`design/flow/design.v`:
```
module ula(clock,rst,a,b,r,op,sb,sa,enable,sinA, sinB);
	input [7:0]a;
	input [7:0]b;
	input op;
	input clock;
	input rst;
	output reg [8:0]r;
	output sa, sb;
	input sinA;
	input sinB;
	reg saa;
	reg sbb;
	reg sinal;
	input enable;
	reg [6:0]aa;
	reg [6:0]bb;
	reg [7:0]rr;
	reg [7:0]rr_n;
	reg sinal_n;
	always @(*) begin
		saa = sinA;
		sbb = sinB;
		aa = a[6:0];
		bb = b[6:0];
		rr_n = rr;
		sinal_n = sinal;
		case(op)
			0: begin
				if(saa == 0 && sbb == 0)begin
					rr_n = aa + bb;
					sinal_n = 0;
				end
				if(saa == 1 && sbb == 0)begin
					if(aa > bb)begin
						rr_n = aa - bb;
						sinal_n = saa;
					end
					else begin
						rr_n = bb - aa;
						sinal_n = sbb;
					end
				end
				if(saa == 0 && sbb == 1)begin
					if(aa > bb)begin
						rr_n = aa - bb;
						sinal_n = saa;
					end
					else begin
						rr_n = bb - aa;
						sinal_n = sbb;
					end
				end
				if(saa == 1 && sbb == 1)begin
					rr_n = aa + bb;
					sinal_n = 1;
				end
			end	
			1: begin
			sbb = ~sbb;
			if(saa == 0 && sbb == 0)begin
					rr_n = aa + bb;
					sinal_n = 0;
				end
				if(saa == 1 && sbb == 0)begin
					if(aa > bb)begin
						rr_n = aa - bb;
						sinal_n = saa;
					end
					else begin
						rr_n = bb - aa;
						sinal_n = sbb;
					end
				end
				if(saa == 0 && sbb == 1)begin
					if(aa > bb)begin
						rr_n = aa - bb;
						sinal_n = saa;
					end
					else begin
						rr_n = bb - aa;
						sinal_n = sbb;
					end
				end
				if(saa == 1 && sbb == 1)begin
					rr_n = aa + bb;
					sinal_n = 1;
				end
			end	
		endcase
	end
	always @(posedge clock) begin
		if (rst) begin
			rr <= 0;
			sinal <= 0;
		end
		else begin
			rr <= rr_n;
			sinal <= sinal_n;
		end
	end
	always @(posedge clock) begin
		if (rst) begin
			r <= 0;
		end
		else if (rr==0) begin
			r[8] <= 1;
			r[7:0] <= rr;
		end
		else begin
			r[8] <= ~sinal;
			r[7:0] <= rr;
		end
	end
	assign sa = saa;
	assign sb = sbb;
endmodule
module bcdout(saida,saida1,saida2,in,enable);
	input [8:0] in;
	output reg [6:0]saida;
	output reg [6:0]saida1;
	output reg [6:0]saida2;
	input enable;
	reg sinal;
	reg [7:0]uni;
	reg [7:0]dez;
	reg [7:0]dezz;
	reg [7:0]cen;
	reg [6:0] su, sd, sc;
	reg [7:0] aux;
	always @(*) begin
		sinal = 0;
		aux = 0;
		uni = 0;
		dezz = 0;
		dez = 0;
		cen = 0;
		if (enable) begin
			sinal = in[8];
			aux[7:0] = in[7:0];
			uni = aux%10;
			dezz = aux%100;
			dez = dezz/10;
			cen = aux/100;
			case(uni)
				8'b00000000: 
					saida = 7'b0000001;
	            8'b00000001: 
					saida = 7'b1001111;
	            8'b00000010: 
					saida = 7'b0010010;
	            8'b00000011: 
					saida = 7'b0000110;
	            8'b00000100: 
					saida = 7'b1001100;
	            8'b00000101: 
					saida = 7'b0100100;
	            8'b00000110: 
					saida = 7'b0100000;
	            8'b00000111: 
					saida = 7'b0001111;
	            8'b00001000: 
					saida = 7'b0000000;
	            8'b00001001: 
					saida = 7'b0000100;
				default:
					saida = 7'b1111110;
        endcase
        		case(dez)
				8'b00000000: 
					saida1 = 7'b0000001;
	            8'b00000001: 
					saida1 = 7'b1001111;
	            8'b00000010: 
					saida1 = 7'b0010010;
	            8'b00000011: 
					saida1 = 7'b0000110;
	            8'b00000100: 
					saida1 = 7'b1001100;
	            8'b00000101: 
					saida1 = 7'b0100100;
	            8'b00000110: 
					saida1 = 7'b0100000;
	            8'b00000111: 
					saida1 = 7'b0001111;
	            8'b00001000: 
					saida1 = 7'b0000000;
	            8'b00001001: 
					saida1 = 7'b0000100;
				default:
					saida1 = 7'b1111110;
        endcase
        case(cen)
				8'b00000000: 
					saida2 = 7'b0000001;
	            8'b00000001: 
					saida2 = 7'b1001111;
				8'b00000010: 
					saida2 = 7'b0010010;
				default:
					saida2 = 7'b1111110;
        endcase
		end
		else begin
				saida = 7'b1111111;
				saida1 = 7'b1111111;
				saida2 = 7'b1111111;
			end	
	end
endmodule
module Remoto(clk,rst,entrada,comando,su,sd,suB,sdB,saida_1,saida1_1,saida2_1,soma_result_1,sinal_A,sinal_B);
parameter inicia            = 2'b00;   
parameter inicia_1          = 2'b01;    
parameter leitura           = 2'b10; 
parameter zera_B    = 3'b010;
parameter zera_tudo = 3'b011;
parameter soma      = 3'b100;
parameter sub       = 3'b101;
parameter muda_sinal= 3'b110;
parameter  DESLIGADO = 0;
parameter  ESPERA = 1;
parameter limite_um      =  4095; 
parameter lid_zero      =  3594;  
parameter  RECEBE_A_DEZ = 2;
parameter  RECEBE_A_UNI = 3;
parameter  MUDA_SINAL_A = 4;
parameter  RECEBE_A_DEZ_B = 5;
parameter  RECEBE_A_UNI_B = 6;
parameter  MUDA_SINAL_B = 7;
parameter  ZERA_TUDO = 8;	
parameter lid_um  			=  3281;  
parameter tempo_zero      =  648;
parameter tempo_bit  =  312;
input         clk;      
input         rst;
input         entrada;    
output reg [7:0] comando;
output reg[6:0] su;
output reg[6:0] sd;
output reg[6:0] suB;
output reg[6:0] sdB; 
wire [8:0] soma_result;
output reg [8:0] soma_result_1;
reg [4:0] estado_m;
reg [7:0] vetorA;
reg [7:0] vetorA_aux;
reg [7:0] vetorA_2;
reg [7:0] vetorA_1;
reg [7:0] vetorB;
reg [7:0] vetorB_aux;
reg [7:0] vetorB_1;
reg [7:0] vetorB_2;
reg on;
output reg sinal_A;
output reg sinal_B;
reg    [11:0] contado_inicial;            
reg           contado_inicial_flag;      
reg [26:0]delay;
reg [2:0]op;
wire [6:0] saida;
wire [6:0] saida1;
wire [6:0] saida2;
output [6:0] saida_1;
output [6:0] saida1_1;
output [6:0] saida2_1;
reg    [11:0] contador_inicial;           
reg           contador_inicial_flag;    
reg    [11:0] contagem;           
reg           contagem_flag;     
reg     [5:0] bitcount;              
reg     [1:0] estado;             
reg    [31:0] dados_control;        
reg nova_mensagem;
reg    [8:0] sr;
reg   [26:0] dl;        
assign saida_1 = saida;
assign saida1_1 = saida1;
assign saida2_1 = saida2;
ula G1(.clock(clk),.rst(rst),.a(vetorA),.b(vetorB),.r(soma_result),.op(op), .enable(on), .sinA(sinal_A),.sinB(sinal_B));
bcdout G2(.saida(saida),.saida1(saida1),.saida2(saida2),.in(soma_result_1),.enable(on));
always @(posedge clk )
if (rst)
			 contado_inicial <= 0;
else if ((estado == inicia) && !entrada)
			 contado_inicial <= contado_inicial + 1'b1;
		else                           
			 contado_inicial <= 0;	              		 	
always @(posedge clk)	
if (rst)
			 contador_inicial <= 0;
else if ((estado == inicia_1) && entrada)
			 contador_inicial <= contador_inicial + 1'b1;
		else  
			 contador_inicial <= 0;	            		 	
always @(posedge clk )
if (rst)
			 contagem <= 0;
else if ((estado == leitura) && entrada)
			 contagem <= contagem + 1'b1;
		else
			 contagem <= 1'b0;        
always @(posedge clk)
if (rst)
	     bitcount <= 6'b0;
else if (estado == leitura)
		begin
			if (contagem == tempo_bit)
					bitcount <= bitcount + 1'b1; 
		end   
	  else
	     bitcount <= 6'b0;
always @(posedge clk) 
		if (rst)
			estado <= inicia;
		else
			case (estado)
 			    inicia  : if (contado_inicial > lid_zero)  
			  	              estado <= inicia_1; 
			    inicia_1: if (contador_inicial > lid_um)
			  	              estado <= leitura;
			    leitura : if ((contagem >= limite_um) || (bitcount >= 33))
			  					      estado <= inicia;
	        default  : estado <= inicia; 
			 endcase
always @(posedge clk)
	  if (rst)
			 dados_control <= 0;
	  else if (estado == leitura)
		begin
			 if (contagem >= tempo_zero) 
			    dados_control[bitcount-1'b1] <= 1'b1;  
		end
		else
			 dados_control <= 0;
always @(posedge clk)
	  if (rst) begin
			comando <= 0;
			nova_mensagem <= 1'b0;
	  end
	  else if (bitcount == 32) begin
			 if (dados_control[31:24] == ~dados_control[23:16])
			 begin		
				comando[7:0] <= dados_control[23:16]; 
			 	nova_mensagem <= 1'b1;
			 end
			 else
				  nova_mensagem <= 1'b0 ;
		end
		else begin
			nova_mensagem <= 1'b0 ;
		end
always @(posedge clk) begin
	sr = soma_result_1;
	dl = delay;
	if (rst) begin
		estado_m <= DESLIGADO;
		on <= 0;
		op <= 1;
		vetorA <= 8'b11111111;
		vetorB <= 8'b11111111;
		sinal_A <= 0;
		sinal_B <= 0;
		soma_result_1 <= 0;
		delay <= 0;
	end
	else begin
	if(sr==0)begin
		sr=9'b000000000;
	end
	else if(!on && sr[8]==0) begin
		sr[8]=1'b1;
	end
	case(estado_m)
		DESLIGADO: begin
				if(comando == 8'b00010010 && nova_mensagem)begin
					estado_m <= ESPERA;
					on <= 1;
					vetorA<=0;
					vetorB<=0;
					op<=0;
					if(soma_result==0)begin
						sr=9'b000000000;
					end
				end
			end
		ESPERA:begin
				if(comando == 8'b00010010 && nova_mensagem)begin 
					vetorA<=8'b11111111;
					vetorB<=8'b11111111;
					sr = 9'b100000000;
					estado_m <= DESLIGADO;
					on<=0;
				end
				else if(comando == 8'b00001111)begin  
					estado_m <=  RECEBE_A_DEZ;
					vetorA<=0;
					sinal_A<=0;
					sr = 9'b100000000;
				end
				else if(comando == 8'b00010000)begin  
					estado_m <=  ZERA_TUDO;
					vetorA<=0;
					vetorB<=0;
					sinal_A<=0;
					sinal_B<=0;
					sr = 9'b100000000;
				end
				else if(comando == 8'b00010011)begin 
					estado_m <= RECEBE_A_DEZ_B;
					vetorB<=0;
					sinal_B<=0;
					sr = 9'b100000000;
				end
				else if(comando == 8'b00011010)begin 
					op<=0;
					if(soma_result==0)begin
						sr=9'b000000000;
					end
					else begin
						sr = soma_result;
					end
				end
				else if(comando == 8'b00011110)begin 
					op<=1;
					if(soma_result==0)begin
						sr=9'b000000000;
					end
					else begin
					sr = soma_result;
					end
				end
			end
		ZERA_TUDO:begin
				estado_m <= RECEBE_A_DEZ;
				sr = 9'b100000000;
		end
		RECEBE_A_DEZ_B:begin
				if(comando >= 0 && comando < 10)begin
					vetorB <=comando;
					sinal_B <=0;
					estado_m <= RECEBE_A_UNI_B;
					dl = 0;
				end
			end	
		RECEBE_A_DEZ:begin
				if(comando >= 0 && comando < 10)begin
					vetorA <= comando;
					sinal_A <=0;
					estado_m <= RECEBE_A_UNI;
					dl = 0;
				end
			end	
		RECEBE_A_UNI:begin
			dl = dl + 1'b1;
				if((dl > 78125 && (comando >= 0 && comando < 10)) && nova_mensagem)begin
					vetorA<=vetorA * 10 + comando;
					estado_m <= MUDA_SINAL_A;
					dl = 0;
				end
				else if((dl > 78125 && comando > 9) && nova_mensagem)begin
					estado_m <= MUDA_SINAL_A;
					dl = 0;
				end
			end
		RECEBE_A_UNI_B:begin
			dl = dl + 1'b1;
				if((dl > 78125 && (comando >= 0 && comando < 10)) && nova_mensagem)begin
					vetorB<=vetorB * 10 + comando;
					estado_m <= MUDA_SINAL_B;
					dl = 0;
				end
				else if((dl > 78125 && comando > 9) && nova_mensagem)begin
					estado_m <= MUDA_SINAL_B;
					dl = 0;
				end
			end
		MUDA_SINAL_A:begin
			if(comando == 8'b00001100)begin
				sinal_A<=~sinal_A;
				estado_m <=ESPERA;
			end
			else if(comando > 9 && comando != 8'b00001100)begin
				estado_m <=ESPERA;
			end
		end
		MUDA_SINAL_B:begin
			if(comando == 8'b00001100 )begin
				sinal_B<=~sinal_B;
				estado_m <=ESPERA;
			end
			else if(comando > 9 && comando != 8'b00001100)begin
				estado_m <=ESPERA;
			end
		end
	endcase	
	soma_result_1 <= sr;
	delay <= dl;
	end
end
always @(*) begin
		vetorA_1 = 0;
		vetorA_2 = 0;
		su = 7'b1111111;
		sd = 7'b1111111;
		if(vetorA > 200) begin
			su = 7'b1111111;
			sd = 7'b1111111;
		end
		else begin
			vetorA_1 = vetorA%10;
			vetorA_2 = vetorA/10;
			case(vetorA_1)
				0: 
					su = 7'b0000001;
	            1: 
					su = 7'b1001111;
	            2: 
					su = 7'b0010010;
	            3: 
					su = 7'b0000110;
	            4: 
					su = 7'b1001100;
	            5: 
					su = 7'b0100100;
	            6: 
					su = 7'b0100000;
	            7: 
					su = 7'b0001111;
	            8: 
					su = 7'b0000000;
	            9: 
					su = 7'b0000100;
        endcase
	        case(vetorA_2)
		        	0: 
		        		sd = 7'b0000001;
			        1: 
			        	sd = 7'b1001111;
			        2: 
			        	sd = 7'b0010010;
			        3: 
			        	sd = 7'b0000110;
			        4: 
			        	sd = 7'b1001100;
			        5: 
			        	sd = 7'b0100100;
			        6: 
			        	sd = 7'b0100000;
			        7: 
			        	sd = 7'b0001111;
			        8: 
			        	sd = 7'b0000000;
			        9: 
			        	sd = 7'b0000100;
			endcase
		end	
	end
	always @(*) begin
		vetorB_1 = 0;
		vetorB_2 = 0;
		suB = 7'b1111111;
		sdB = 7'b1111111;
		if(vetorB > 200) begin
			suB = 7'b1111111;
			sdB = 7'b1111111;
		end
		else begin
			vetorB_1 = vetorB%10;
			vetorB_2 = vetorB/10;
			case(vetorB_1)
					0: 
						suB = 7'b0000001;
		            1: 
						suB = 7'b1001111;
		            2: 
						suB = 7'b0010010;
		            3: 
						suB = 7'b0000110;
		            4: 
						suB = 7'b1001100;
		            5: 
						suB = 7'b0100100;
		            6: 
						suB = 7'b0100000;
		            7: 
						suB = 7'b0001111;
		            8: 
						suB = 7'b0000000;
		            9: 
						suB = 7'b0000100;
	        endcase
	        case(vetorB_2)
		        	0: 
		        		sdB = 7'b0000001;
			        1: 
			        	sdB = 7'b1001111;
			        2: 
			        	sdB = 7'b0010010;
			        3: 
			        	sdB = 7'b0000110;
			        4: 
			        	sdB = 7'b1001100;
			        5: 
			        	sdB = 7'b0100100;
			        6: 
			        	sdB = 7'b0100000;
			        7: 
			        	sdB = 7'b0001111;
			        8: 
			        	sdB = 7'b0000000;
			        9: 
			        	sdB = 7'b0000100;
			endcase
		end
	end	
endmodule
```
`design/flow/run.sh`:
```
#!/bin/bash
# the make line also repeats each setting of config.mk as NAME=value (left out here)
make -C /OpenROAD-flow-scripts/flow DESIGN_CONFIG=/design/flow/config.mk WORK_HOME=/design/flow/orfs CLKGATE_MAP_FILE= finish
```
`design/flow/config.mk`:
```
export PLATFORM = sky130hd
export DESIGN_NAME = Remoto
export DESIGN_NICKNAME = Remoto
export VERILOG_FILES = /design/flow/design.v
export SDC_FILE = /design/flow/constraint.sdc
export NUM_CORES = 4
export LEC_CHECK = 0
export CAP_MARGIN = 15
export CELL_PAD_IN_SITES_DETAIL_PLACEMENT = 0
export CELL_PAD_IN_SITES_GLOBAL_PLACEMENT = 3
export CORE_ASPECT_RATIO = 1.7
export CORE_MARGIN = 2
export CORE_UTILIZATION = 58
export CTS_CLUSTER_DIAMETER = 394
export GPL_TIMING_DRIVEN = 1
export MAX_ROUTING_LAYER = met4
export PLACE_DENSITY_LB_ADDON = 0.19
export SLEW_MARGIN = 20
export TNS_END_PERCENT = 30
```
`design/flow/constraint.sdc`:
```
create_clock -name core_clock -period 7.48 [get_ports {clk}]
set_input_delay 1.4960 -clock core_clock [delete_from_list [all_inputs] [get_ports {clk}]]
set_output_delay 1.4960 -clock core_clock [all_outputs]
set_load 0.01 [all_outputs]
```
==> CHANGELOG.md, run 1 <==
### Implementation results

- Commonest flop: dfxtp_1
- Post-synth area from yosys stat: 13530 um^2
- Post-synth seq share: 22.63%
- Commonest cells in the synthesized netlist: nor2_1, nand2_1, dfxtp_1
- Cells after Synth: 1786
- Die ar.: 24620 um^2
- Die width: 121.2 um
- Die H: 203.2 um
- Seq cells post-synth: 153
- Status: stopped before the end
- Top logic family: AND-OR/OR-AND gates
- Yosys aoi share: 26.04%
- Failing step: global placement without I/O
- Cell row count: 72
- Top post-synthesis cells by area: dfxtp_1, ha_1, nor2_1, a21oi_1, o21ai_0
- XOR/XNOR share of the synthesized area: 7.424%
- Avg Synthesized Cell Area: 7.578 um^2
- Adder share: 12.91%
- Area share, top type: 22.63%
- Post-synth EDFFs: 0
- Cells in synth_stat.txt: 1786
- Distinct lib cells: 101
- Simple share: 22.84%
- Synth Warn #: 4
- Syn Nets: 1916
- Core Region: 22880 um^2
- Post-synth top area cell: dfxtp_1
- Top-count cell post-synth: nor2_1
- FFs w/ async S/R, synth: 0%
- Synth Cell Area: 13530 um^2
- Stop err: [ERROR FLW-0024] Place density exceeds 1.0 (current PLACE_DENSITY_LB_ADDON =  0.19). Please check if the value of  PLACE_DENSITY_LB_ADDON is between 0 and 0.99.
- Core utilization at floorplan: 59.15%
- Area fraction in mux cells: 3.171%
==> inputs of run 2 (changes only) <==
ABC_AREA = 1   (was default)
CAP_MARGIN = 30   (was 15)
CELL_PAD_IN_SITES_DETAIL_PLACEMENT = 1   (was 0)
CELL_PAD_IN_SITES_GLOBAL_PLACEMENT = 0   (was 3)
CORE_ASPECT_RATIO = 1.42   (was 1.7)
CORE_UTILIZATION = 68   (was 58)
CTS_CLUSTER_DIAMETER = 96   (was 394)
CTS_CLUSTER_SIZE = 75   (was default)
GPL_TIMING_DRIVEN = default   (was 1)
MAX_ROUTING_LAYER = default   (was met4)
MIN_ROUTING_LAYER = met2   (was default)
PLACE_DENSITY_LB_ADDON = 0.04   (was 0.19)
SETUP_SLACK_MARGIN = 3.46   (was default)
TNS_END_PERCENT = 50   (was 30)
clock period = 16.2 ns   (was 7.48 ns; I/O delays follow)
==> CHANGELOG.md, run 2 <==
### Implementation results

- Die H: 173.8 um (-14%)
- Cell row count: 62 (-14%)
- Die ar.: 21470 um^2 (-13%)
- Top post-synthesis cells by area: dfxtp_1, nand2_1, ha_1, inv_1, nor2_1
- Synth Cell Area: 13800 um^2 (+2.0%)
- Top-count cell post-synth: nand2_1
- Distinct lib cells: 68 (-33%)
- Cells in synth_stat.txt: 2169 (+21%)
- Post-synth seq share: 22.19% (-0.44 points)
- Status: stopped before the end
- Commonest flop: dfxtp_1
- Post-synth area from yosys stat: 13800 um^2 (+2.0%)
- FFs w/ async S/R, synth: 0% (unchanged)
- # IOs: 71
- Yosys aoi share: 15.19% (-11 points)
- RePlAce Congestion: 0.9406
- Synth Warn #: 4 (unchanged)
- Core Region: 20090 um^2 (-12%)
- Top logic family: simple AND/OR/NAND/NOR gates
- Post-synth top area cell: dfxtp_1
- Area share, top type: 22.19% (-0.44 points)
- Simple share: 35.86% (+13 points)
- Stop err: [ERROR DPL-0033] detailed placement checks failed during check placement.
- Cells after Synth: 2169 (+21%)
- Core utilization at floorplan: 68.69% (+9.5 points)
- Adder share: 11.89% (-1.0 points)
- Failing step: detailed placement
- Avg Synthesized Cell Area: 6.363 um^2 (-16%)
- XOR/XNOR share of the synthesized area: 4.044% (-3.4 points)
- Area fraction in mux cells: 0.1541% (-3.0 points)
- Port Buffers: 70
- Die width: 123.6 um (+2.0%)
- Commonest cells in the synthesized netlist: nand2_1, inv_1, nor2_1
- Syn Nets: 2299 (+20%)
- Seq cells post-synth: 153 (unchanged)
- Post-synth EDFFs: 0 (unchanged)
[run 2: stage by stage]
stage                   std cells  power, mW
after floorplan              2169     0.3905
after global placement       2461     0.3923
==> inputs of run 3 (changes only) <==
CAP_MARGIN = 15   (was 30)
CELL_PAD_IN_SITES_DETAIL_PLACEMENT = default   (was 1)
CELL_PAD_IN_SITES_GLOBAL_PLACEMENT = default   (was 0)
CORE_ASPECT_RATIO = 0.52   (was 1.42)
CORE_MARGIN = 3   (was 2)
CORE_UTILIZATION = 58   (was 68)
CTS_CLUSTER_DIAMETER = 346   (was 96)
CTS_CLUSTER_SIZE = 99   (was 75)
GPL_ROUTABILITY_DRIVEN = 0   (was default)
MIN_ROUTING_LAYER = default   (was met2)
SETUP_SLACK_MARGIN = 3.2   (was 3.46)
TNS_END_PERCENT = default   (was 50)
clock period = 11.8 ns   (was 16.2 ns; I/O delays follow)
==> CHANGELOG.md, run 3 <==
## Flow update

- Synth Warn #: 4 (unchanged)
- Drt first-iter violations: 971
- Worst R2R Path Depth: 17
- H-Tree Depth: 4
- Die width: 219.9 um (+78%)
- Number of OpenROAD warnings: 85
- Root Buffer: clkbuf_16
- Post-Route Utilization: 68.06%
- Final hold violations: 0
- WP data required: 9440 ps
- Yosys aoi share: 15.19% (unchanged)
- Area fraction in mux cells: 0.1541% (unchanged)
- Post-synth EDFFs: 0 (unchanged)
- Hold EP: contagem[0]
- Flop pwr share: 47.7%
- Final worst-path setup slack: 3701 ps
- Initial antenna violation count: 0
- HP Class: flop to flop
- Largest net degree at the start of global routing: 83
- Post-synth top area cell: dfxtp_1
- CTS tree: yes
- Port Buffers: 70 (unchanged)
- Worst-margin pin slew: 1003 ps
- Commonest flop: dfxtp_1
- Seq cells post-synth: 153 (unchanged)
- HPWL Detailed: 24920 um
- Setup crit end: saida1_1[6]
- Longest Clk Path Bufs: 2
- Worst Path Class, Setup: flop to primary output
- Cells in synth_stat.txt: 2169 (unchanged)
- Adder share: 11.89% (unchanged)
- Clk power: 558 uW
- Core utilization at floorplan: 60.95% (-7.7 points)
- Top logic family: simple AND/OR/NAND/NOR gates
- Post-route cell area: 15410 um^2
- ANT cells: 0
- DR vias: 13618
- Power density over cell area: 70.37 nW/um^2
- Logic pwr share: 0.9%
- Final setup violating endpoints: 0
- Latency at later pin: 440 ps
- Final Net Count: 2355
- # IOs: 71 (unchanged)
- Final setup TNS: 0 ps
- CP delay by family, top: simple AND/OR/NAND/NOR gates
- Syn Nets: 2299 (unchanged)
- Critical path's largest stage delay: 520 ps
- Max-slew violations: 0
- FF-to-FF Start: delay[0]
- Synth Cell Area: 13800 um^2 (unchanged)
- Post-synth area from yosys stat: 13800 um^2 (unchanged)
- Top post-synthesis cells by area: dfxtp_1, nand2_1, ha_1, inv_1, nor2_1
- DP Worst Slack: 3760 ps
- CP Launch Point: soma_result_1[5]
- Total gr overflow: 0
- Clock network power share: 51.4%
- Commonest cells in the synthesized netlist: nand2_1, inv_1, nor2_1
- # DRC: 0
- Comb power: 9.93 uW
- Sw Pwr: 250.0 uW
- Crit path time final: 8099 ps
- CP bufs+invs: 6
- Clk sink count: 153
- Core Region: 22640 um^2 (+13%)
- Slew HR: 32.61%
- Cells after Synth: 2169 (unchanged)
- XOR/XNOR share of the synthesized area: 4.044% (unchanged)
- Num CTS Buffers: 17
- CP startpoint kind: flop
- Post-synth seq share: 22.19% (unchanged)
- Seq. pwr: 517 uW
- Via/cell ratio: 5.351
- Internal power: 834.4 uW
- Number of max-cap violations: 0
- Fmax: 0.1235 GHz
- Clk pin slew, worst setup/hold paths: 60 ps
- Layout Skew: 7.311 ps
- Hold_sp: contagem[0]
- Worst Setup End Kind: primary output
- Leakage: 7.260 nW
- Worst hold stages: 1
- Footprint of the multi-input gates: 9330 um^2
- Worst Path Max Fanout: 9
- DP Area: 14730 um^2
- Top-count cell post-synth: nand2_1
- Levels on crit path: 40
- CP max-delay cell: clkdlybuf4s50_1
- Distinct lib cells: 68 (unchanged)
- Cell row count: 39 (-37%)
- Die H: 117.2 um (-33%)
- Simple share: 35.86% (unchanged)
- Switching Fraction: 23.05%
- Status: complete, no violations
- Final worst-path cycle share: 68.64%
- Drt first pass iters: 5
- DRT antenna net count: 0
- FF-to-FF End: delay[18]
- CP dominant cell by count: nand2_1
- Worst ir drop on vdd: 0.1010 mV
- Max power group: clock
- RSZ-0062 raised after global routing: no
- Layout area overhead: 11.67%
- Avg Synthesized Cell Area: 6.363 um^2 (unchanged)
- Flop area: 3073 um^2
- Area share, top type: 22.19% (unchanged)
- FILL cells: 2064
- Vias in the first global route: 12029
- FFs w/ async S/R, synth: 0% (unchanged)
- GRT Total Usage: 25.50%
- WL/cell: 12.85 um
- Total Wirelength: 32690 um
- Crit path DAT: 5740 ps
- Die ar.: 25780 um^2 (+20%)
- Worst reg-to-reg setup slack: 7460 ps
- First-pass GRT wire length: 55080 um
## run 3: repair_timing
| item | CTS | global route |
|---|---|---|
| endpoints found under the setup margin | 0 | 19 |
| setup buffers | 0 | 1 |
| endpoints found under the hold margin | 0 | 0 |
| gates resized | 0 | 22 |
| hold buffers | 0 | 0 |
## run 3: per-layer routing
layer  part of all wire, %  GRT usage, %  vias up
met1                    51         35.19     6049
met5                     0             0        -
met3                   5.4         4.669       41
li1                      -             -     7185
met4                   1.2         5.227        0
met2                    43         42.20      343
## run 3: area by class of cell
class | count | share of cell area (%)
multi-input cells | 1637 | 60.54
flip-flops and latches | 153 | 19.94
inverters | 343 | 8.436
repair buffers | 73 | 4.741
clock buffers | 17 | 2.760
well taps | 307 | 2.492
clock inverters | 15 | 1.088
## run 3: per-stage QoR
stage	hold WS, ps	total power, mW	instances
after floorplan	417.3	0.5361	2169
after global placement	429.1	0.5387	2512
after detailed placement	440.7	0.5389	2512
after CTS	455.4	1.095	2544
after global routing	469.2	1.116	2545
final	448.0	1.084	2545
==> inputs of run 4 (changes only) <==
ABC_AREA = default   (was 1)
CAP_MARGIN = 20   (was 15)
CORE_ASPECT_RATIO = default   (was 0.52)
CORE_MARGIN = 2   (was 3)
CORE_UTILIZATION = 72   (was 58)
CTS_CLUSTER_DIAMETER = 373   (was 346)
CTS_CLUSTER_SIZE = 100   (was 99)
GPL_ROUTABILITY_DRIVEN = default   (was 0)
PLACE_DENSITY = 0.39   (was default)
PLACE_DENSITY_LB_ADDON = default   (was 0.04)
SETUP_SLACK_MARGIN = default   (was 3.2)
clock period = 9.83 ns   (was 11.8 ns; I/O delays follow)
==> CHANGELOG.md, run 4 <==
## Flow update

- Final hold violations: 0 (unchanged)
- Hold_sp: G1.sinal
- Logic pwr share: 1.1% (+0.2 points)
- Core utilization at floorplan: 72.84% (+12 points)
- Port Buffers: 70 (unchanged)
- Die H: 141.1 um (+20%)
- Final Net Count: 1929 (-18%)
- Total Wirelength: 32720 um (about the same)
- Worst-margin pin slew: 963.1 ps (-40.15 ps)
- Seq. pwr: 621 uW (+20%)
- CP delay by family, top: AND-OR/OR-AND gates
- Synth Cell Area: 13530 um^2 (-1.9%)
- H-Tree Depth: 4 (unchanged)
- Flop pwr share: 48.3% (+0.6 points)
- Largest net degree at the start of global routing: 70 (-16%)
- Adder share: 12.91% (+1.0 points)
- ANT cells: 0 (unchanged)
- Routed wl met3: 1784 um (+1.7%)
- XOR/XNOR share of the synthesized area: 7.424% (+3.4 points)
- Post-route cell area: 14860 um^2 (-3.6%)
- Number of OpenROAD warnings: 87 (+2.4%)
- Cells in synth_stat.txt: 1786 (-18%)
- Max power group: clock
- First-pass GRT wire length: 55070 um (about the same)
- Worst reg-to-reg setup slack: 5090 ps (-2370 ps)
- Switching Fraction: 24.87% (+1.8 points)
- Cells after Synth: 1786 (-18%)
- Number of max-cap violations: 0 (unchanged)
- Simple share: 22.84% (-13 points)
- Wl on met1: 14690 um (-11%)
- HP Class: flop to flop
- Slew HR: 35.80% (+3.2 points)
- Worst Setup End Kind: primary output
- Fmax: 0.1095 GHz
- CP dominant cell by count: ha_1
- CP startpoint kind: flop
- Latency at later pin: 450 ps (about the same)
- Syn Nets: 1916 (-17%)
- Clk pin slew, worst setup/hold paths: 70 ps (about the same)
- Post-synth top area cell: dfxtp_1
- Worst Path Max Fanout: 22 (+13)
- Levels on crit path: 25 (-38%)
- Final setup violating endpoints: 0 (unchanged)
- Post-synth area from yosys stat: 13530 um^2 (-1.9%)
- CP bufs+invs: 5 (-1)
- Clk power: 650 uW (+16%)
- Status: complete, no violations
- Seq cells post-synth: 153 (unchanged)
- FF-to-FF End: delay[22]
- Setup crit end: saida1_1[5]
- Cts hold-fix bufs: 0 (unchanged)
- GRT Total Usage: 32.22% (+6.7 points)
- Max-slew violations: 0 (unchanged)
- Num CTS Buffers: 17 (unchanged)
- Worst Path Class, Setup: flop to primary output
- Worst ir drop on vdd: 0.1330 mV (+32%)
- CTS tree: yes
- Distinct lib cells: 101 (+49%)
- Synth Warn #: 4 (unchanged)
- Die width: 141.1 um (-36%)
- RSZ-0062 raised after global routing: no
- Core Region: 18580 um^2 (-18%)
- DRT antenna net count: 0 (unchanged)
- Final worst-path cycle share: 92.88% (+24 points)
- Power density over cell area: 86.52 nW/um^2 (+23%)
- FF-to-FF Start: delay[1]
- # IOs: 71 (unchanged)
- Top logic family: AND-OR/OR-AND gates
- WP data required: 7860 ps (-1580 ps)
- Post-synth EDFFs: 0 (unchanged)
- Hold EP: G1.r[8]
- Top sig layer: met4
- Commonest cells in the synthesized netlist: nor2_1, nand2_1, dfxtp_1
- Clk sink count: 153 (unchanged)
- Comb power: 13.6 uW
- Yosys aoi share: 26.04% (+11 points)
- Total gr overflow: 0 (unchanged)
- Area share, top type: 22.63% (+0.44 points)
- Longest Clk Path Bufs: 2 (unchanged)
- Top-count cell post-synth: nor2_1
- Crit path DAT: 7160 ps (+1420 ps)
- WL/cell: 15.99 um (+25%)
- # DRC: 0 (unchanged)
- Critical path's largest stage delay: 550 ps (+30 ps)
- Drt first pass iters: 5 (unchanged)
- Initial antenna violation count: 0 (unchanged)
- Metal2 WL: 15700 um (+12%)
- DR vias: 13167 (-3.3%)
- Avg Synthesized Cell Area: 7.578 um^2 (+19%)
- Leakage: 5.918 nW (-18%)
- Crit path time final: 9130 ps
- Root Buffer: clkbuf_16
- Top post-synthesis cells by area: dfxtp_1, ha_1, nor2_1, a21oi_1, o21ai_0
- Final setup TNS: 0 ps (unchanged)
- Internal power: 965.6 uW (+16%)
- Die ar.: 19910 um^2 (-23%)
- Area fraction in mux cells: 3.171% (+3.0 points)
- Layout area overhead: 9.762%
- Cell row count: 50 (+28%)
- Sw Pwr: 319.7 uW (+28%)
- HPWL Detailed: 23280 um (-6.6%)
- DP Area: 14220 um^2 (-3.5%)
- CP Launch Point: soma_result_1[3]
- Via/cell ratio: 6.435 (+20%)
- Commonest flop: dfxtp_1
- CP max-delay cell: clkdlybuf4s50_1
- Vias in the first global route: 12061 (+0.27%)
- Worst hold stages: 1 (unchanged)
- Layout Skew: 13.22 ps (+5.913 ps)
- Drt first-iter violations: 867 (-11%)
- Worst R2R Path Depth: 16 (-1)
- RePlAce Congestion: 0.9275
- FFs w/ async S/R, synth: 0% (unchanged)
- Post-synth seq share: 22.63% (+0.44 points)
- Clock network power share: 50.6% (-0.8 points)
-- run 4: metrics by stage --
step | std cells | util [%] | hold slack (ps) | total power, mW | setup slack, ps
2_1_floorplan | 1786 | - | 407.4 | 0.6450 | 2178
3_3_place_gp | 2011 | 76.51 | 424.8 | 0.6486 | 1109
3_5_place_dp | 2011 | 76.51 | 432.8 | 0.6488 | 840.9
4_1_cts | 2043 | 79.77 | 444.2 | 1.291 | 357.2
5_1_grt | 2046 | 79.95 | 464.7 | 1.318 | 192.0
6_report | 2046 | 79.95 | 454.8 | 1.285 | 699.7
-- run 4: per-layer routing --
layer	track usage [%]	vias to the layer above
li1	-	6509
met1	42.42	6184
met2	55.37	411
met3	4.348	63
met4	9.211	0
met5	0	-
-- run 4: what timing repair did --
item / CTS / global route
resized: 0 / 2
endpoints found under the setup margin: 0 / 6
buffers inserted: 0 / 2
-- run 4: layout make-up --
class	instances	area (um^2)
clock inverters	15	180.2
multi-input cells	1469	9816
fillers	1358	3725
inverters	77	300.3
well taps	234	292.8
clock buffers	17	425.4
repair buffers	81	778.2
flip-flops and latches	153	3063
==> inputs of run 5 (changes only) <==
ABC_AREA = 1   (was default)
CAP_MARGIN = 15   (was 20)
CORE_UTILIZATION = 71   (was 72)
CTS_CLUSTER_DIAMETER = 196   (was 373)
CTS_CLUSTER_SIZE = 15   (was 100)
GPL_ROUTABILITY_DRIVEN = 1   (was default)
HOLD_SLACK_MARGIN = 0.29   (was default)
MAX_ROUTING_LAYER = met4   (was default)
PLACE_DENSITY = default   (was 0.39)
PLACE_DENSITY_LB_ADDON = 0.04   (was default)
SETUP_SLACK_MARGIN = 1.93   (was default)
SLEW_MARGIN = 10   (was 20)
clock period = 6.82 ns   (was 9.83 ns; I/O delays follow)
==> CHANGELOG.md, run 5 <==
### Implementation results

- Die ar.: 20570 um^2 (+3.3%)
- Clk sink count: 153 (unchanged)
- Adder share: 11.89% (-1.0 points)
- Failing step: global routing
- Core utilization at floorplan: 73.05% (+0.20 points)
- Avg Synthesized Cell Area: 6.363 um^2 (-16%)
- Post-synth area from yosys stat: 13800 um^2 (+2.0%)
- Root Buffer: clkbuf_16
- Area share, top type: 22.19% (-0.44 points)
- DP Area: 15360 um^2 (+8.1%)
- Area fraction in mux cells: 0.1541% (-3.0 points)
- Distinct lib cells: 68 (-33%)
- Yosys aoi share: 15.19% (-11 points)
- Die width: 143.4 um (+1.6%)
- Simple share: 35.86% (+13 points)
- Cells after Synth: 2169 (+21%)
- Top post-synthesis cells by area: dfxtp_1, nand2_1, ha_1, inv_1, nor2_1
- Syn Nets: 2299 (+20%)
- Cells in synth_stat.txt: 2169 (+21%)
- Synth Cell Area: 13800 um^2 (+2.0%)
- FFs w/ async S/R, synth: 0% (unchanged)
- H-Tree Depth: 4 (unchanged)
- Seq cells post-synth: 153 (unchanged)
- Commonest cells in the synthesized netlist: nand2_1, inv_1, nor2_1
- Core Region: 18890 um^2 (+1.7%)
- Cell row count: 50 (unchanged)
- Top logic family: simple AND/OR/NAND/NOR gates
- Commonest flop: dfxtp_1
- GRT Total Usage: 73.68%
- HPWL Detailed: 26570 um (+14%)
- Status: stopped before the end
- Post-synth EDFFs: 0 (unchanged)
- Port Buffers: 70 (unchanged)
- Longest Clk Path Bufs: 2 (unchanged)
- XOR/XNOR share of the synthesized area: 4.044% (-3.4 points)
- Post-synth seq share: 22.19% (-0.44 points)
- Post-synth top area cell: dfxtp_1
- Stop err: [ERROR GRT-0116] Global routing finished with congestion. Check the congestion regions in the DRC Viewer.
- Synth Warn #: 4 (unchanged)
- # IOs: 71 (unchanged)
- Top-count cell post-synth: nand2_1
- RePlAce Congestion: 0.9771 (+5.3%)
- Total gr overflow: 2
- DP Worst Slack: 146.7 ps (-694.1 ps)
- Die H: 143.4 um (+1.6%)
- Num CTS Buffers: 17 (unchanged)
==> run 5: metal layers <==
| metal | overflow | track usage (%) |
|---|---|---|
| met5 | - | - |
| met4 | 1 | 66.67 |
| met3 | 0 | 58.65 |
| met2 | 1 | 89.90 |
| met1 | 0 | 72.45 |
==> run 5: through the flow <==
step | cells | total power, mW
3_3_place_gp | 2469 | 0.9291
2_1_floorplan | 2169 | 0.9247
4_1_cts | 2656 | 1.771
3_5_place_dp | 2469 | 0.9298
==> run 5: repair_timing <==
item	4_1_cts
pin swaps	140
endpoints found under the setup margin	42
buffers inserted	153
gates resized	404
gates cloned	2
hold buffers	0
==> inputs of run 6 (changes only) <==
CORE_MARGIN = 3   (was 2)
CTS_CLUSTER_DIAMETER = 346   (was 196)
CTS_CLUSTER_SIZE = 59   (was 15)
GPL_ROUTABILITY_DRIVEN = 0   (was 1)
GPL_TIMING_DRIVEN = 0   (was default)
HOLD_SLACK_MARGIN = default   (was 0.29)
MAX_ROUTING_LAYER = default   (was met4)
PLACE_DENSITY = 0.37   (was default)
PLACE_DENSITY_LB_ADDON = default   (was 0.04)
SETUP_SLACK_MARGIN = -0.92   (was 1.93)
SLEW_MARGIN = 20   (was 10)
TNS_END_PERCENT = 5   (was default)
clock period = 11.8 ns   (was 6.82 ns; I/O delays follow)
==> CHANGELOG.md, run 6 <==
## Flow update

- Fmax: 0.1147 GHz
- Port Buffers: 69 (-1.4%)
- Area fraction in mux cells: 0.1541% (unchanged)
- Layout Skew: 5.687 ps
- Largest net degree at the start of global routing: 17
- Slew HR: 35.95%
- Avg Synthesized Cell Area: 6.363 um^2 (unchanged)
- Number of OpenROAD warnings: 87
- DRT antenna net count: 0
- Final worst-path cycle share: 73.89%
- FILL cells: 1422
- CP max-delay cell: clkdlybuf4s50_1
- Die H: 145.4 um (+1.4%)
- # IOs: 71 (unchanged)
- Commonest flop: dfxtp_1
- Commonest cells in the synthesized netlist: nand2_1, inv_1, nor2_1
- Worst ir drop on vdd: 0.09682 mV
- ANT cells: 0
- Sw Pwr: 243.2 uW
- Vias in the first global route: 13390
- Hold EP: G1.r[7]
- Cell row count: 50 (unchanged)
- Final setup TNS: 0 ps
- Die ar.: 21150 um^2 (+2.8%)
- CP startpoint kind: flop
- CP Launch Point: soma_result_1[5]
- Status: complete, no violations
- XOR/XNOR share of the synthesized area: 4.044% (unchanged)
- Core utilization at floorplan: 73.05% (unchanged)
- GRT Total Usage: 32.07%
- Seq. pwr: 518 uW
- RSZ-0062 raised after global routing: no
- Worst reg-to-reg setup slack: 7500 ps
- Setup crit end: saida1_1[4]
- Clk sink count: 153 (unchanged)
- Post-synth seq share: 22.19% (unchanged)
- Levels on crit path: 38
- Power Total: 1.143 mW
- Initial antenna violation count: 0
- Final Net Count: 2387
- DP Worst Slack: 3552 ps (+3405 ps)
- Cts hold-fix bufs: 0 (unchanged)
- Post-synth EDFFs: 0 (unchanged)
- Total gr overflow: 0
- Post-Route Utilization: 81.93%
- Final hold violations: 0
- Post-route cell area: 15480 um^2
- Post-synth top area cell: dfxtp_1
- Crit path DAT: 6360 ps
- Clk power: 614 uW
- Area share, top type: 22.19% (unchanged)
- Footprint of the multi-input gates: 9265 um^2
- Worst-margin pin slew: 953.5 ps
- Crit path time final: 8719 ps
- Worst Path Class, Setup: flop to primary output
- Top logic family: simple AND/OR/NAND/NOR gates
- Switching Fraction: 21.28%
- Final worst-path setup slack: 3081 ps
- Logic pwr share: 1.0%
- Power density over cell area: 73.84 nW/um^2
- Worst Setup End Kind: primary output
- CP dominant cell by count: nand2_1
- Clk pin slew, worst setup/hold paths: 60 ps
- Yosys aoi share: 15.19% (unchanged)
- Simple share: 35.86% (unchanged)
- Max-slew violations: 0
- Post-CTS resize count: 0 (-100%)
- HP Class: flop to flop
- Distinct lib cells: 68 (unchanged)
- # DRC: 0
- Core Region: 18890 um^2 (unchanged)
- FF-to-FF Start: delay[0]
- Flop area: 3063 um^2
- CTS tree: yes
- Internal power: 899.8 uW
- Cells in synth_stat.txt: 2169 (unchanged)
- Max power group: clock
- Cells after Synth: 2169 (unchanged)
- H-Tree Depth: 4 (unchanged)
- First-pass GRT wire length: 58990 um
- Comb power: 11.6 uW
- CP delay by family, top: simple AND/OR/NAND/NOR gates
- Flop pwr share: 45.3%
- Critical path's largest stage delay: 570 ps
- Leakage: 7.323 nW
- WL/cell: 13.63 um
- Drt first pass iters: 6
- Longest Clk Path Bufs: 2 (unchanged)
- Latency at later pin: 430 ps
- HPWL Detailed: 25980 um (-2.2%)
- Synth Warn #: 4 (unchanged)
- FF-to-FF End: delay[14]
- CP bufs+invs: 7
- Die width: 145.4 um (+1.4%)
- Post-synth area from yosys stat: 13800 um^2 (unchanged)
- Worst hold stages: 2
- Worst Path Max Fanout: 10
- Syn Nets: 2299 (unchanged)
- DP Area: 14820 um^2 (-3.5%)
- Root Buffer: clkbuf_16
- Seq cells post-synth: 153 (unchanged)
- FFs w/ async S/R, synth: 0% (unchanged)
- Top-count cell post-synth: nand2_1
- Post-CTS Setup Repair Bufs: 0 (-100%)
- Drt first-iter violations: 923
- Total Wirelength: 34490 um
- Clock network power share: 53.7%
- Num CTS Buffers: 17 (unchanged)
- Layout area overhead: 12.17%
- Adder share: 11.89% (unchanged)
- Final setup violating endpoints: 0
- Worst R2R Path Depth: 18
- Via/cell ratio: 5.672
- DR vias: 14349
- Hold_sp: G1.rr[7]
- WP data required: 9440 ps
- Number of max-cap violations: 0
- Synth Cell Area: 13800 um^2 (unchanged)
- Top post-synthesis cells by area: dfxtp_1, nand2_1, ha_1, inv_1, nor2_1
==> run 6: per-layer routing <==
layer  GRT usage, %  routed length (um)  share of wire [%]
met5              0                   0                  0
met4          12.82                1093                3.2
met1          40.58               14810                 43
met2          55.29               16170                 47
met3          4.516                2414                7.0
==> run 6: cell type report <==
| type | instances | share of cell area (%) |
|---|---|---|
| multi-input cells | 1637 | 59.85 |
| flip-flops and latches | 153 | 19.79 |
| inverters | 343 | 8.398 |
| repair buffers | 69 | 4.462 |
| clock buffers | 17 | 2.748 |
| well taps | 260 | 2.102 |
| clock inverters | 15 | 1.536 |
| plain buffers | 36 | 1.115 |
==> run 6: through the flow <==
step / hold WS, ps / cells
6_report: 458.3 / 2530
5_1_grt: 477.1 / 2530
4_1_cts: 459.1 / 2530
3_5_place_dp: 442.1 / 2498
3_3_place_gp: 426.8 / 2498
2_1_floorplan: 417.3 / 2169
==> inputs of run 7 (changes only) <==
ABC_AREA = default   (was 1)
CAP_MARGIN = 20   (was 15)
CELL_PAD_IN_SITES_DETAIL_PLACEMENT = 1   (was default)
CORE_MARGIN = 2   (was 3)
CORE_UTILIZATION = 40   (was 71)
CTS_CLUSTER_DIAMETER = 118   (was 346)
CTS_CLUSTER_SIZE = 99   (was 59)
GPL_ROUTABILITY_DRIVEN = default   (was 0)
GPL_TIMING_DRIVEN = default   (was 0)
MIN_ROUTING_LAYER = met1   (was default)
PLACE_DENSITY = default   (was 0.37)
PLACE_DENSITY_LB_ADDON = 0.18   (was default)
SETUP_SLACK_MARGIN = 1.61   (was -0.92)
TNS_END_PERCENT = 15   (was 5)
clock period = 6.61 ns   (was 11.8 ns; I/O delays follow)
==> CHANGELOG.md, run 7 <==
## Flow update

- Max power group: clock
- Core utilization at floorplan: 40.46% (-33 points)
- Worst R2R Path Depth: 17 (-1)
- Final setup violating endpoints: 7 (+7)
- Die width: 187.9 um (+29%)
- Worst hold stages: 1 (-1)
- Final Net Count: 2065 (-13%)
- FILL cells: 4009 (+180%)
- Clk power: 983 uW (+60%)
- Total Wirelength: 45420 um (+32%)
- Max-slew violations: 0 (unchanged)
- Adder share: 12.91% (+1.0 points)
- Die H: 187.9 um (+29%)
- Final setup TNS: -1101 ps (-1101 ps)
- FF-to-FF Start: vetorB[2]
- Setup crit end: saida1_1[6]
- Num CTS Buffers: 17 (unchanged)
- Power Total: 1.927 mW (+69%)
- Hold_sp: G1.sinal
- Largest net degree at the start of global routing: 70 (+53)
- WP data required: 5290 ps (-4150 ps)
- Flop area: 3082 um^2 (+0.61%)
- Yosys aoi share: 26.04% (+11 points)
- First-pass GRT wire length: 72840 um (+23%)
- Routed wl met3: 1439 um (-40%)
- Cells in synth_stat.txt: 1786 (-18%)
- RePlAce Congestion: 0.9073
- CP bufs+invs: 5 (-2)
- ANT cells: 0 (unchanged)
- HP Class: flop to flop
- Power density over cell area: 112.6 nW/um^2 (+52%)
- Post-synth top area cell: dfxtp_1
- Hold EP: G1.r[8]
- Via/cell ratio: 5.888 (+3.8%)
- CP delay by family, top: AND-OR/OR-AND gates
- Commonest flop: dfxtp_1
- Top-count cell post-synth: nor2_1
- FFs w/ async S/R, synth: 0% (unchanged)
- Sw Pwr: 437.3 uW (+80%)
- Seq cells post-synth: 153 (unchanged)
- Initial antenna violation count: 0 (unchanged)
- Distinct lib cells: 101 (+49%)
- Synth Cell Area: 13530 um^2 (-1.9%)
- Switching Fraction: 22.69% (+1.4 points)
- Post-route cell area: 17120 um^2 (+11%)
- # IOs: 71 (unchanged)
- Critical path's largest stage delay: 410 ps (-160 ps)
- Commonest cells in the synthesized netlist: nor2_1, nand2_1, dfxtp_1
- Port Buffers: 70 (+1.4%)
- Post-synth seq share: 22.63% (+0.44 points)
- # DRC: 0 (unchanged)
- CP max-delay cell: or3_4
- Synth Warn #: 4 (unchanged)
- Longest Clk Path Bufs: 2 (unchanged)
- Avg Synthesized Cell Area: 7.578 um^2 (+19%)
- Layout area overhead: 26.47%
- Logic pwr share: 1.1% (about the same)
- Core Region: 33450 um^2 (+77%)
- CTS tree: yes
- Top sig layer: met4
- Number of OpenROAD warnings: 88 (+1.1%)
- Simple share: 22.84% (-13 points)
- Worst-margin pin slew: 863.7 ps (-89.80 ps)
- DRT antenna net count: 0 (unchanged)
- Clk sink count: 153 (unchanged)
- Drt first-iter violations: 625 (-32%)
- Dpl cells: 2322 (-7.0%)
- Crit path time final: 6862 ps
- DP Area: 15320 um^2 (+3.4%)
- Area share, top type: 22.63% (+0.44 points)
- Cells after Synth: 1786 (-18%)
- Post-synth EDFFs: 0 (unchanged)
- DR vias: 14101 (-1.7%)
- Worst ir drop on vdd: 0.1849 mV (+91%)
- Final worst-path setup slack: -252.1 ps (-3333 ps)
- Cts hold-fix bufs: 0 (unchanged)
- Area fraction in mux cells: 3.171% (+3.0 points)
- Final worst-path cycle share: 103.8% (+30 points)
- Metal2 WL: 23290 um (+44%)
- GRT Total Usage: 24.34% (-7.7 points)
- CP startpoint kind: flop
- Number of max-cap violations: 0 (unchanged)
- Footprint of the multi-input gates: 10890 um^2 (+18%)
- Clock network power share: 51.0% (-2.7 points)
- Post-synth area from yosys stat: 13530 um^2 (-1.9%)
- Latency at later pin: 430 ps (about the same)
- Comb power: 21.2 uW (+83%)
- Top post-synthesis cells by area: dfxtp_1, ha_1, nor2_1, a21oi_1, o21ai_0
- Crit path DAT: 5540 ps (-820 ps)
- Root Buffer: clkbuf_16
- Clk pin slew, worst setup/hold paths: 60 ps (about the same)
- Layout Skew: 12.47 ps (+6.788 ps)
- CP Cell Sequence: inv_2 > ha_2 > o211ai_1 > and2_4 > buf_6 > a211oi_4 > o21ai_2 > a21oi_2 > nor2_1 > ha_2 > or3_4 > ha_4 > o21ai_4 > o211ai_1 > a211o_1 > maj3_2 > mux2_4 > a221o_1 > o21ai_2 > inv_2 > buf_6 > ha_4 > a211o_1 > buf_2
- Total gr overflow: 0 (unchanged)
- XOR/XNOR share of the synthesized area: 7.424% (+3.4 points)
- Worst Setup End Kind: primary output
- Seq. pwr: 923 uW (+78%)
- Status: complete, but fails checks
- HPWL Detailed: 30880 um (+19%)
- Vias in the first global route: 14503 (+8.3%)
- Final Non-Filler Cells: 2395 (-5.3%)
- FF-to-FF End: G1.rr[5]
- Levels on crit path: 24 (-37%)
- Slew HR: 42.42% (+6.5 points)
- Die ar.: 35320 um^2 (+67%)
- Cell row count: 67 (+34%)
- Fmax: 0.1457 GHz
- Worst reg-to-reg setup slack: 2130 ps (-5370 ps)
- Wl on met1: 19910 um (+34%)
- RSZ-0062 raised after global routing: yes
- H-Tree Depth: 4 (unchanged)
- Internal power: 1.490 mW (+66%)
- Top logic family: AND-OR/OR-AND gates
- Leakage: 6.645 nW (-9.3%)
- Syn Nets: 1916 (-17%)
- Drt first pass iters: 7 (+1)
- Worst Path Max Fanout: 4 (-6)
- Flop pwr share: 47.9% (+2.6 points)
- WL/cell: 18.96 um (+39%)
- Final hold violations: 0 (unchanged)
- Layout check failures: setup timing
- Worst Path Class, Setup: flop to primary output
- CP Launch Point: soma_result_1[5]
## run 7: what timing repair did
item | CTS | global route
pin swaps | 85 | 44
hold endpoints to repair | 0 | 0
gates resized | 276 | 126
setup buffers | 27 | 15
setup endpoints to repair | 43 | 50
## run 7: layout make-up
type	count	share of cell area (%)
well taps	448	3.275
clock inverters	14	0.9503
repair buffers	217	9.861
inverters	77	1.820
multi-input cells	1469	63.60
flip-flops and latches	153	18.00
clock buffers	17	2.485
## run 7: stage by stage
| stage | utilization (%) | setup slack (ps) | hold WS (ps) |
|---|---|---|---|
| after floorplan | - | 193.9 | 407.4 |
| after detailed placement | 45.80 | -185.5 | 434.2 |
| after CTS | 49.37 | -153.2 | 445.5 |
| after global routing | 51.17 | -470.7 | 490.5 |
| final | 51.17 | -252.1 | 447.2 |
| after global placement | 45.80 | 116.3 | 421.8 |
## run 7: metal layers
| metal | GRT usage (%) | up-vias |
|---|---|---|
| li1 | - | 6794 |
| met1 | 30.32 | 6960 |
| met2 | 44.63 | 281 |
| met3 | 2.938 | 66 |
| met4 | 5.451 | 0 |
| met5 | 0 | - |
==> inputs of run 8 (changes only) <==
ABC_AREA = 0   (was default)
CAP_MARGIN = 15   (was 20)
CELL_PAD_IN_SITES_DETAIL_PLACEMENT = default   (was 1)
CORE_UTILIZATION = 72   (was 40)
CTS_CLUSTER_DIAMETER = 346   (was 118)
CTS_CLUSTER_SIZE = 59   (was 99)
GPL_ROUTABILITY_DRIVEN = 1   (was default)
HOLD_SLACK_MARGIN = -0.08   (was default)
MAX_ROUTING_LAYER = met4   (was default)
MIN_ROUTING_LAYER = default   (was met1)
PLACE_DENSITY_LB_ADDON = 0.2   (was 0.18)
SETUP_SLACK_MARGIN = 0.94   (was 1.61)
TNS_END_PERCENT = default   (was 15)
clock period = 6.58 ns   (was 6.61 ns; I/O delays follow)
==> CHANGELOG.md, run 8 <==
### Implementation results

- Total gr overflow: 21
- Cts hold-fix bufs: 0 (unchanged)
- Seq cells post-synth: 153 (unchanged)
- Syn Nets: 1916 (unchanged)
- Area share, top type: 22.63% (unchanged)
- XOR/XNOR share of the synthesized area: 7.424% (unchanged)
- Top post-synthesis cells by area: dfxtp_1, ha_1, nor2_1, a21oi_1, o21ai_0
- Stop err: [ERROR GRT-0232] Routing congestion too high. Check the congestion heatmap in the GUI.
- Cell row count: 50 (-25%)
- Dpl cells: 2081 (-10%)
- H-Tree Depth: 4 (unchanged)
- Cells in synth_stat.txt: 1786 (unchanged)
- Post-synth EDFFs: 0 (unchanged)
- Cells after Synth: 1786 (unchanged)
- Num CTS Buffers: 17 (unchanged)
- Core utilization at floorplan: 72.84% (+32 points)
- Simple share: 22.84% (unchanged)
- Adder share: 12.91% (unchanged)
- Avg Synthesized Cell Area: 7.578 um^2 (unchanged)
- Commonest cells in the synthesized netlist: nor2_1, nand2_1, dfxtp_1
- Die ar.: 19910 um^2 (-44%)
- Longest Clk Path Bufs: 2 (unchanged)
- Root Buffer: clkbuf_16
- Yosys aoi share: 26.04% (unchanged)
- Core Region: 18580 um^2 (-44%)
- Clk sink count: 153 (unchanged)
- Status: stopped before the end
- Port Buffers: 70 (unchanged)
- Failing step: global routing
- Post-synth area from yosys stat: 13530 um^2 (unchanged)
- RePlAce Congestion: 0.9378 (+3.4%)
- Synth Warn #: 4 (unchanged)
- Distinct lib cells: 101 (unchanged)
- Top logic family: AND-OR/OR-AND gates
- Synth Cell Area: 13530 um^2 (unchanged)
- Commonest flop: dfxtp_1
- Die width: 141.1 um (-25%)
- Top-count cell post-synth: nor2_1
- Area fraction in mux cells: 3.171% (unchanged)
- Die H: 141.1 um (-25%)
- # IOs: 71 (unchanged)
- GRT Total Usage: 81.92%
- FFs w/ async S/R, synth: 0% (unchanged)
- HPWL Detailed: 26020 um (-16%)
- Post-synth top area cell: dfxtp_1
- DP Worst Slack: -79.32 ps (+106.1 ps)
- Post-synth seq share: 22.63% (unchanged)
-- run 8: timing repair --
action	4_1_cts
buffers inserted	74
pin swaps	44
endpoints found under the setup margin	42
hold endpoints to repair	0
cloned	1
gates resized	296
-- run 8: layer usage --
metal / overflow / GRT usage (%)
met5: - / -
met4: 12 / 79.63
met3: 0 / 69.16
met2: 8 / 95.04
met1: 1 / 79.92
-- run 8: per-stage QoR --
stage               instance area [um^2]  util (%)  power [mW]
floorplan                          13900         -      0.9631
global placement                   15070     81.12      0.9682
detailed placement                 15070     81.12      0.9687
CTS                                16740     90.11       2.077
==> inputs of run 9 (changes only) <==
ABC_AREA = default   (was 0)
CAP_MARGIN = 20   (was 15)
CORE_ASPECT_RATIO = 1.38   (was default)
CORE_UTILIZATION = 57   (was 72)
CTS_CLUSTER_DIAMETER = default   (was 346)
CTS_CLUSTER_SIZE = default   (was 59)
GPL_ROUTABILITY_DRIVEN = default   (was 1)
GPL_TIMING_DRIVEN = 0   (was default)
HOLD_SLACK_MARGIN = default   (was -0.08)
MAX_ROUTING_LAYER = default   (was met4)
PLACE_DENSITY_LB_ADDON = 0.17   (was 0.2)
SETUP_SLACK_MARGIN = default   (was 0.94)
SLEW_MARGIN = 25   (was 20)
clock period = 17.7 ns   (was 6.58 ns; I/O delays follow)
==> CHANGELOG.md, run 9 <==
## Flow update

- H-Tree Depth: 4 (unchanged)
- Cts hold-fix bufs: 0 (unchanged)
- CTS tree: yes
- DRT antenna net count: 0
- Num CTS Buffers: 17 (unchanged)
- FF-to-FF End: delay[16]
- Top logic family: AND-OR/OR-AND gates
- Port Buffers: 69 (-1.4%)
- Root Buffer: clkbuf_16
- RSZ-0062 raised after global routing: no
- Post-CTS Setup Repair Bufs: 0 (-100%)
- CP startpoint kind: flop
- Number of max-cap violations: 0
- Drt first pass iters: 5
- Worst ir drop on vdd: 0.08355 mV
- FILL cells: 2150
- Final hold violations: 0
- Seq cells post-synth: 153 (unchanged)
- Status: complete, no violations
- Final setup violating endpoints: 0
- RePlAce Congestion: 0.9147 (-2.5%)
- Seq. pwr: 345 uW
- Core utilization at floorplan: 57.71% (-15 points)
- Comb power: 9.04 uW
- # IOs: 71 (unchanged)
- Avg Synthesized Cell Area: 7.578 um^2 (unchanged)
- Die ar.: 25010 um^2 (+26%)
- Cell row count: 66 (+32%)
- Cells in synth_stat.txt: 1786 (unchanged)
- Crit path DAT: 7240 ps
- Clk pin slew, worst setup/hold paths: 70 ps
- Syn Nets: 1916 (unchanged)
- WL/cell: 16.13 um
- Hold EP: G1.r[8]
- Dpl cells: 2161 (+3.8%)
- Max-slew violations: 0
- XOR/XNOR share of the synthesized area: 7.424% (unchanged)
- Worst Path Max Fanout: 10
- Final Non-Filler Cells: 2193
- Worst R2R Path Depth: 17
- Crit path time final: 10780 ps
- Clock network power share: 51.5%
- DR vias: 13503
- Area share, top type: 22.63% (unchanged)
- Top-count cell post-synth: nor2_1
- Clk power: 375 uW
- Worst Setup End Kind: primary output
- CP dominant cell by count: ha_1
- Fmax: 0.09279 GHz
- Final Net Count: 2004
- Worst Path Class, Setup: flop to primary output
- WP data required: 14160 ps
- First-pass GRT wire length: 59930 um
- Worst-margin pin slew: 876.2 ps
- Die H: 185.0 um (+31%)
- Initial antenna violation count: 0
- Area fraction in mux cells: 3.171% (unchanged)
- Worst reg-to-reg setup slack: 13130 ps
- Total Wirelength: 35380 um
- Cells after Synth: 1786 (unchanged)
- Max power group: clock
- Power Total: 729.4 uW
- HP Class: flop to flop
- Number of OpenROAD warnings: 85
- Commonest flop: dfxtp_1
- CP delay by family, top: AND-OR/OR-AND gates
- Core Region: 23450 um^2 (+26%)
- Adder share: 12.91% (unchanged)
- Largest net degree at the start of global routing: 19
- Post-synth EDFFs: 0 (unchanged)
- Simple share: 22.84% (unchanged)
- Drt first-iter violations: 874
- Synth Warn #: 4 (unchanged)
- Commonest cells in the synthesized netlist: nor2_1, nand2_1, dfxtp_1
- Total gr overflow: 0
- Post-CTS resize count: 0 (-100%)
- CP max-delay cell: clkdlybuf4s50_1
- Setup crit end: saida1_1[5]
- Power density over cell area: 47.86 nW/um^2
- Logic pwr share: 1.2%
- FF-to-FF Start: delay[0]
- Vias in the first global route: 12944
- Internal power: 551.3 uW
- Post-synth area from yosys stat: 13530 um^2 (unchanged)
- Flop pwr share: 47.3%
- Latency at later pin: 430 ps
- Clk sink count: 153 (unchanged)
- Layout area overhead: 12.60%
- Hold_sp: G1.sinal
- Top post-synthesis cells by area: dfxtp_1, ha_1, nor2_1, a21oi_1, o21ai_0
- Longest Clk Path Bufs: 2 (unchanged)
- Worst hold stages: 1
- Leakage: 6.067 nW
- Via/cell ratio: 6.157
- Levels on crit path: 27
- CP bufs+invs: 7
- CP Launch Point: soma_result_1[4]
- Layout Skew: 11.06 ps
- ANT cells: 0
- Critical path's largest stage delay: 560 ps
- Final setup TNS: 0 ps
- FFs w/ async S/R, synth: 0% (unchanged)
- GRT Total Usage: 28.71%
- Slew HR: 41.53%
- Post-synth top area cell: dfxtp_1
- Die width: 135.2 um (-4.2%)
- Yosys aoi share: 26.04% (unchanged)
- Switching Fraction: 24.42%
- Sw Pwr: 178.1 uW
- Distinct lib cells: 101 (unchanged)
- HPWL Detailed: 26860 um (+3.2%)
- Post-synth seq share: 22.63% (unchanged)
- Final worst-path cycle share: 60.89%
- Synth Cell Area: 13530 um^2 (unchanged)
- # DRC: 0
## run 9: cell type report
type | instances | area (um^2) | share of cell area [%]
inverter | 77 | 300.3 | 1.970
tap | 306 | 382.9 | 2.512
timing repair buffer | 69 | 690.7 | 4.532
sequential | 153 | 3063 | 20.10
clock inverter | 15 | 198.9 | 1.305
multi-input combinational | 1469 | 9806 | 64.34
buffer | 87 | 372.9 | 2.447
clock buffer | 17 | 425.4 | 2.791
## run 9: layer usage
metal	track usage, %	vias up	share of wire, %
met5	0	-	0
met4	13.75	0	4.1
met3	3.886	107	3.9
met2	52.67	348	51
met1	32.53	6363	41
li1	-	6685	-
## run 9: metrics by stage
step / utilization (%) / area, um^2 / hold slack [ps] / worst slack, ps
2_1_floorplan: - / 13530 / 407.4 / 8474
3_3_place_gp: 62.29 / 14610 / 414.7 / 7509
3_5_place_dp: 62.29 / 14610 / 426.4 / 7422
4_1_cts: 64.95 / 15230 / 439.0 / 6937
5_1_grt: 64.98 / 15240 / 479.0 / 6406
6_report: 64.98 / 15240 / 437.5 / 6923
==> inputs of run 10 (changes only) <==
ABC_AREA = 1   (was default)
CELL_PAD_IN_SITES_GLOBAL_PLACEMENT = 1   (was default)
CORE_ASPECT_RATIO = default   (was 1.38)
CORE_UTILIZATION = 42   (was 57)
CTS_CLUSTER_DIAMETER = 381   (was default)
CTS_CLUSTER_SIZE = 90   (was default)
GPL_TIMING_DRIVEN = default   (was 0)
PLACE_DENSITY = 0.46   (was default)
PLACE_DENSITY_LB_ADDON = default   (was 0.17)
SETUP_SLACK_MARGIN = 3.95   (was default)
SLEW_MARGIN = 20   (was 25)
TNS_END_PERCENT = 15   (was default)
clock period = 14.0 ns   (was 17.7 ns; I/O delays follow)
==> CHANGELOG.md, run 10 <==
## Flow update

- Post-synth area from yosys stat: 13800 um^2 (+2.0%)
- Status: complete, no violations
- Cell row count: 66 (unchanged)
- CP Launch Point: soma_result_1[5]
- Worst Setup End Kind: primary output
- Worst hold stages: 2 (+1)
- Cells in synth_stat.txt: 2169 (+21%)
- DR vias: 13302 (-1.5%)
- # DRC: 0 (unchanged)
- Worst Path Max Fanout: 10 (unchanged)
- Cts hold-fix bufs: 0 (unchanged)
- Final setup violating endpoints: 0 (unchanged)
- Longest Clk Path Bufs: 2 (unchanged)
- Drt first-iter violations: 731 (-16%)
- Clk power: 478 uW (+27%)
- Leakage: 7.252 nW (+20%)
- Flop pwr share: 47.3% (about the same)
- FF-to-FF Start: delay[0]
- Number of OpenROAD warnings: 87 (+2.4%)
- Internal power: 708.4 uW (+28%)
- Layout area overhead: 12.44%
- Power Total: 922.2 uW (+26%)
- Commonest flop: dfxtp_1
- Distinct lib cells: 68 (-33%)
- XOR/XNOR share of the synthesized area: 4.044% (-3.4 points)
- Synth Cell Area: 13800 um^2 (+2.0%)
- Die width: 185.3 um (+37%)
- Clk pin slew, worst setup/hold paths: 70 ps (about the same)
- Commonest cells in the synthesized netlist: nand2_1, inv_1, nor2_1
- First-pass GRT wire length: 59280 um (-1.1%)
- Yosys aoi share: 15.19% (-11 points)
- Vias in the first global route: 12200 (-5.7%)
- Largest net degree at the start of global routing: 79 (+60)
- Post-synth top area cell: dfxtp_1
- Max-slew violations: 0 (unchanged)
- GRT Total Usage: 20.93% (-7.8 points)
- Avg Synthesized Cell Area: 6.363 um^2 (-16%)
- Critical path's largest stage delay: 490 ps (-70 ps)
- Fmax: 0.1116 GHz
- Post-synth EDFFs: 0 (unchanged)
- WP data required: 11200 ps (-2960 ps)
- HP Class: flop to flop
- Hold_sp: G1.rr[0]
- Hold EP: G1.r[0]
- Worst-margin pin slew: 1056 ps (+180.1 ps)
- Clock network power share: 51.8% (+0.3 points)
- Setup crit end: saida1_1[2]
- RSZ-0062 raised after global routing: no
- Seq. pwr: 436 uW (+26%)
- Final hold violations: 0 (unchanged)
- Synth Warn #: 4 (unchanged)
- Crit path DAT: 6160 ps (-1080 ps)
- Initial antenna violation count: 0 (unchanged)
- Simple share: 35.86% (+13 points)
- Worst reg-to-reg setup slack: 9590 ps (-3540 ps)
- Levels on crit path: 39 (+44%)
- Crit path time final: 8963 ps
- HPWL Detailed: 27550 um (+2.6%)
- Port Buffers: 70 (+1.4%)
- FFs w/ async S/R, synth: 0% (unchanged)
- Top logic family: simple AND/OR/NAND/NOR gates
- Adder share: 11.89% (-1.0 points)
- Via/cell ratio: 4.963 (-19%)
- WL/cell: 13.14 um (-19%)
- CP delay by family, top: simple AND/OR/NAND/NOR gates
- Final worst-path cycle share: 64.02% (+3.1 points)
- Latency at later pin: 430 ps (about the same)
- Layout Skew: 12.03 ps (+0.9709 ps)
- Worst Path Class, Setup: flop to primary output
- Post-synth seq share: 22.19% (-0.44 points)
- H-Tree Depth: 4 (unchanged)
- CP startpoint kind: flop
- Clk sink count: 153 (unchanged)
- # IOs: 71 (unchanged)
- Area fraction in mux cells: 0.1541% (-3.0 points)
- Post-CTS resize count: 0 (unchanged)
- Die H: 185.3 um (+0.14%)
- Post-CTS Setup Repair Bufs: 0 (unchanged)
- CP max-delay cell: dfxtp_1
- CTS tree: yes
- Power density over cell area: 59.43 nW/um^2 (+24%)
- RePlAce Congestion: 0.8343 (-8.8%)
- Top post-synthesis cells by area: dfxtp_1, nand2_1, ha_1, inv_1, nor2_1
- Root Buffer: clkbuf_16
- ANT cells: 0 (unchanged)
- Final Net Count: 2355 (+18%)
- Core Region: 32450 um^2 (+38%)
- Logic pwr share: 0.9% (-0.3 points)
- Worst ir drop on vdd: 0.08397 mV (+0.50%)
- Seq cells post-synth: 153 (unchanged)
- Final setup TNS: 0 ps (unchanged)
- Worst R2R Path Depth: 17 (unchanged)
- Total Wirelength: 35220 um (-0.46%)
- FF-to-FF End: delay[4]
- Total gr overflow: 0 (unchanged)
- Max power group: clock
- Number of max-cap violations: 0 (unchanged)
- CP dominant cell by count: nand2_1
- Slew HR: 29.04% (-12 points)
- Core utilization at floorplan: 42.52% (-15 points)
- CP bufs+invs: 7 (unchanged)
- Num CTS Buffers: 17 (unchanged)
- Die ar.: 34330 um^2 (+37%)
- Area share, top type: 22.19% (-0.44 points)
- DRT antenna net count: 0 (unchanged)
- Top-count cell post-synth: nand2_1
- Comb power: 8.40 uW (-7.1%)
- Dpl cells: 2648 (+23%)
- Switching Fraction: 23.18% (-1.2 points)
- Syn Nets: 2299 (+20%)
- Sw Pwr: 213.8 uW (+20%)
- Final Non-Filler Cells: 2680 (+22%)
- Drt first pass iters: 6 (+1)
- Cells after Synth: 2169 (+21%)
[run 10: final cells by class]
class	count	area, um^2
clock buffer	17	425.4
timing repair buffer	73	718.2
inverter	343	1300
sequential	153	3063
multi-input combinational	1637	9276
fill	3385	16940
clock inverter	15	181.4
tap	442	553.0
[run 10: routing by layer]
metal  track usage (%)  vias up  part of all wire [%]  routed length (um)
li1                  -     7177                     -                   -
met1             29.34     5913                    51               17960
met2             34.34      194                    44               15640
met3             2.399       18                   3.5                1244
met4             4.667        0                   1.1                 373
met5                 0        -                     0                   0
[run 10: through the flow]
stage	hold WS [ps]	setup slack (ps)	utilization (%)	area, um^2
final	449.4	5037	47.81	15520
after detailed placement	444.5	5485	45.92	14900
after floorplan	417.3	6439	-	13800
after global placement	429.5	5646	45.92	14900
after CTS	456.2	5002	47.79	15510
after global routing	476.6	4332	47.81	15520
Power figures rest on the tool's default switching activity, not on a simulated workload.
